Setup of nickel:
==> flow/design.v <==
module if_stage (
    input  wire        clk,
    input  wire        rst_n,
    input  wire        stall,
    input  wire        branch_taken,
    input  wire [18:0] branch_target,
    output reg         ibus_valid,
    output reg  [18:0] ibus_addr,
    input  wire [18:0] ibus_rdata,
    output reg  [18:0] pc,
    output reg  [18:0] instruction
);
    always @(posedge clk or negedge rst_n) begin
        if (!rst_n) begin
            pc          <= 19'd0;
            ibus_valid  <= 1'b0;
        end
        else if (!stall) begin
            pc <= branch_taken ? branch_target : pc + 19'd1;
            ibus_valid <= 1'b1;
            ibus_addr  <= pc;
        end
    end
    always @(posedge clk or negedge rst_n) begin
        if (!rst_n)
            instruction <= 19'd0;
        else if (ibus_valid)
            instruction <= ibus_rdata;
    end
endmodule
module id_stage(
    input [18:0] instruction,
    output [4:0] opcode,
    output [2:0] rd,
    output [2:0] rs1,
    output [2:0] rs2,
    output [14:0] immediate,
    output reg [1:0] prediction
);
    assign opcode = instruction[18:14];
    assign rd = instruction[13:11];
    assign rs1 = instruction[10:8];
    assign rs2 = instruction[7:5];
    assign immediate = instruction[14:0];
    always @(*) begin
        case(opcode)
            5'b01010, 5'b01011, 5'b01100: prediction = 2'b10;  
            default: prediction = 2'b00;  
        endcase
    end
endmodule
module regfile(
    input clk,
    input [2:0] rd_addr,
    input [2:0] rs1_addr,
    input [2:0] rs2_addr,
    input [18:0] wb_data,
    input reg_write,
    output [18:0] rs1_data,
    output [18:0] rs2_data
);
    reg [18:0] registers [0:7];
    always @(posedge clk) begin
        if (reg_write && rd_addr != 0)
            registers[rd_addr] <= wb_data;
    end
    assign rs1_data = (rs1_addr == 3'd0) ? 19'd0 : registers[rs1_addr];
    assign rs2_data = (rs2_addr == 3'd0) ? 19'd0 : registers[rs2_addr];
endmodule
module alu(
    input [4:0] opcode,
    input [18:0] operand_a,
    input [18:0] operand_b,
    output reg [18:0] result,
    output reg zero_flag,
    output reg div_by_zero
);
    always @(*) begin
        result = 19'd0;
        div_by_zero = 1'b0;
        case(opcode)
            5'b00000: result = operand_a + operand_b;
            5'b00001: result = operand_a - operand_b;
            5'b00010: result = operand_a * operand_b;
            5'b00011: begin
                div_by_zero = (operand_b == 0);
                result = (operand_b == 0) ? 19'h7FFFF : operand_a / operand_b;
            end
            5'b00100: result = operand_a & operand_b;
            5'b00101: result = operand_a | operand_b;
            5'b00110: result = operand_a ^ operand_b;
            5'b00111: result = ~operand_a;
            5'b01000: result = operand_a + 1;
            5'b01001: result = operand_a - 1;
        endcase
        zero_flag = (result == 0);
    end
endmodule
module cpu_core (
    input  wire        clk,
    input  wire        rst_n,
    output reg         bus_valid,
    output reg         bus_write,
    output reg  [18:0] bus_addr,
    output reg  [18:0] bus_wdata,
    input  wire [18:0] bus_rdata
);
    wire [18:0] if_pc;
    wire [18:0] if_instr;
    wire [4:0]  opcode;
    wire [2:0]  rd, rs1, rs2;
    wire [14:0] imm;
    wire [18:0] rs1_data, rs2_data;
    wire [18:0] alu_result;
    wire        zero_flag;
    wire        div_by_zero;
    wire [18:0] wb_data;
    wire        reg_write;
    wire is_load  = (opcode == 5'b01000);
    wire is_store = (opcode == 5'b01001);
    wire mem_access = is_load | is_store;
    if_stage ifs (
        .clk(clk),
        .rst_n(rst_n),
        .stall(mem_access),           
        .branch_taken(1'b0),
        .branch_target(19'd0),
        .ibus_valid(),                
        .ibus_addr(),                 
        .ibus_rdata(bus_rdata),
        .pc(if_pc),
        .instruction(if_instr)
    );
    id_stage id (
        .instruction(if_instr),
        .opcode(opcode),
        .rd(rd),
        .rs1(rs1),
        .rs2(rs2),
        .immediate(imm),
        .prediction()
    );
    regfile rf (
        .clk(clk),
        .rd_addr(rd),
        .rs1_addr(rs1),
        .rs2_addr(rs2),
        .wb_data(wb_data),
        .reg_write(reg_write),
        .rs1_data(rs1_data),
        .rs2_data(rs2_data)
    );
    alu alu_u (
        .opcode(opcode),
        .operand_a(rs1_data),
        .operand_b(rs2_data),
        .result(alu_result),
        .zero_flag(zero_flag),
        .div_by_zero(div_by_zero)
    );
always @(*) begin
    bus_valid = mem_access;
    bus_write = is_store;
    bus_addr  = alu_result;
    bus_wdata = rs2_data;
end
    assign wb_data =
        (is_load)  ? bus_rdata :
                     alu_result;
    assign reg_write = ~is_store & ~is_load;
endmodule
==> flow/config.mk <==
export PLATFORM = sky130hd
export DESIGN_NAME = cpu_core
export DESIGN_NICKNAME = cpu_core
export VERILOG_FILES = /design/flow/design.v
export SDC_FILE = /design/flow/constraint.sdc
export NUM_CORES = 4
export LEC_CHECK = 0
export CAP_MARGIN = 20
export CORE_ASPECT_RATIO = 0.5
export CORE_MARGIN = 2
export CORE_UTILIZATION = 40
export CTS_CLUSTER_DIAMETER = 372
export CTS_CLUSTER_SIZE = 93
export HOLD_SLACK_MARGIN = -0.09
export SETUP_SLACK_MARGIN = 0.82
export SLEW_MARGIN = 0
==> flow/constraint.sdc <==
create_clock -name core_clock -period 45.0 [get_ports {clk}]
set_input_delay 9.0000 -clock core_clock [delete_from_list [all_inputs] [get_ports {clk}]]
set_output_delay 9.0000 -clock core_clock [all_outputs]
set_load 0.01 [all_outputs]
run.sh (not shown) runs the stock make flow with config.mk's settings and CLKGATE_MAP_FILE=.
In summary, nickel completed successfully, with a layout that passed the timing, DRC and antenna checks.
diff inputs: nickel => onyx
Settings: setting TNS_END_PERCENT to 30 for the first time; changing CTS_CLUSTER_SIZE from 93 to 64; setting GPL_ROUTABILITY_DRIVEN to 0 for the first time; setting MIN_ROUTING_LAYER to met1 for the first time; setting PLACE_DENSITY to 0.49 for the first time; changing CORE_UTILIZATION from 40 to 69; removing CTS_CLUSTER_DIAMETER (formerly 372); changing SLEW_MARGIN from 0 to 20; setting CELL_PAD_IN_SITES_GLOBAL_PLACEMENT to 2 for the first time; removing CORE_ASPECT_RATIO (formerly 0.5); changing CORE_MARGIN from 2 to 9; setting ABC_AREA to 1 for the first time; removing HOLD_SLACK_MARGIN (formerly -0.09); removing SETUP_SLACK_MARGIN (formerly 0.82).
Notes after the runs:
nickel | status: complete | timing, DRC, antenna: pass
For onyx, the flow was terminated by a tool error in global placement without I/O (3_1_place_gp_skip_io) and produced no final design.
Compared with nickel, in onyx share of flip-flops with an asynchronous set or reset after synthesis moved down; mux share of post-synthesis cell area moved down; synthesized area moved down; overall die area moved down; die width moved down.
Re number of library cell types mapped by synthesis: nickel and onyx aren't equal, and the higher value belongs to nickel.
Taking onyx over nickel, the synthesized area per cell ratio works out to 0.823.
Register bit total from synthesis is higher on onyx
diff inputs: onyx => quartz
Settings: CORE_ASPECT_RATIO newly set to 0.5; TNS_END_PERCENT changed from 30 to 5; GPL_ROUTABILITY_DRIVEN removed (was 0); CORE_UTILIZATION changed from 69 to 49; CTS_CLUSTER_DIAMETER newly set to 289; CELL_PAD_IN_SITES_GLOBAL_PLACEMENT removed (was 2); CTS_CLUSTER_SIZE changed from 64 to 98; PLACE_DENSITY changed from 0.49 to 0.36; HOLD_SLACK_MARGIN newly set to 0.18; SETUP_SLACK_MARGIN newly set to -2.0; MIN_ROUTING_LAYER removed (was met1).
Findings:
- quartz went all the way through the flow, and no timing, DRC or antenna check failed.
- quartz -> onyx: chip area line of the yosys report delta 0, exact match
- Re share of the yosys chip area belonging to registers: no difference whatsoever between quartz and onyx.
- Lower area of the core was reported by onyx, not quartz.
- As far as simple-gate share of the synthesized area is concerned, onyx and quartz perform about the same.
- Re post-synthesis share of cell area spent on full adders, half adders and majority gates: no difference whatsoever between quartz and onyx.
- Side by side, effective utilization at floorplan turned out lower in quartz than in onyx.
- Aoi/oai-family share of the synthesized area came out exactly the same in quartz and onyx.
- Row count: quartz < onyx
- The die of quartz is larger than the one used in onyx.
- Higher height of the die was reported by onyx, not quartz.
Inputs modified between quartz and xenon:
Settings: removing PLACE_DENSITY (formerly 0.36); setting GPL_ROUTABILITY_DRIVEN to 0 for the first time; removing ABC_AREA (formerly 1); changing CORE_UTILIZATION from 49 to 59; changing CAP_MARGIN from 20 to 5; changing SETUP_SLACK_MARGIN from -2.0 to 3.52; changing HOLD_SLACK_MARGIN from 0.18 to 0.3; removing CORE_ASPECT_RATIO (formerly 0.5); changing TNS_END_PERCENT from 5 to 95; changing CORE_MARGIN from 9 to 3; removing CTS_CLUSTER_DIAMETER (formerly 289); setting PLACE_DENSITY_LB_ADDON to 0.07 for the first time; removing CTS_CLUSTER_SIZE (formerly 98).
==> comparison <==
Looking only at share of cell area taken by multi-input logic gates, and setting everything else aside, the higher value of xenon and quartz goes to xenon.
[compare] base=quartz new=xenon: peak fanout along the critical path shows a reduction of 1; count of vias placed by the detailed router moved up; count of clock-buffer cells in the layout saw a decrease.
Changes in raven relative to xenon:
Settings: an added ABC_AREA of 1; a deleted HOLD_SLACK_MARGIN that had been 0.3; a change of SETUP_SLACK_MARGIN from 3.52 to 5.0; a deleted PLACE_DENSITY_LB_ADDON that had been 0.07; an added CELL_PAD_IN_SITES_GLOBAL_PLACEMENT of 3; a change of CORE_MARGIN from 3 to 9; a change of TNS_END_PERCENT from 95 to 70; a change of CAP_MARGIN from 5 to 20; a change of CORE_UTILIZATION from 59 to 52.
xenon closes out successfully: all stages finished, all timing, DRC and antenna checks passed.
Run status, raven: aborted in global placement without I/O (3_1_place_gp_skip_io), error GPL-0301
Higher area fraction in xor and xnor cells goes to raven over xenon.
Chip area line of the yosys report is higher on xenon
Simple-gate portion of the synthesized area (higher): raven
What xenon reported for die area has to be multiplied by 1.2 to get the figure for raven.
Diff xenon and raven: cell area after technology mapping lower in raven
The inputs of yarrow differ from those of raven as listed below.
Settings: TNS_END_PERCENT now 30, was 70; PLACE_DENSITY now 0.49, previously not set; SETUP_SLACK_MARGIN no longer set, was 5.0; CORE_UTILIZATION now 69, was 52; MIN_ROUTING_LAYER now met2, previously not set.
### Flow results
Stage in which a tool error killed yarrow: global placement without I/O (3_1_place_gp_skip_io).
yarrow vs raven: core outline area down in yarrow
Number of flip-flops and latches in the synthesized netlist came out exactly the same in raven and yarrow.
Standard-cell row count, raven and yarrow: lower on yarrow
Re die extent in x: yarrow is about 12% down on raven.
[compare] base=raven new=yarrow: die height now sits lower; post-synthesis share of cell area spent on and-or and or-and gates now sits at about the same level.
Post-synthesis chip area from yosys came out exactly the same in raven and yarrow.
Of raven and yarrow, yarrow shows the lower chip area, with raven above it.
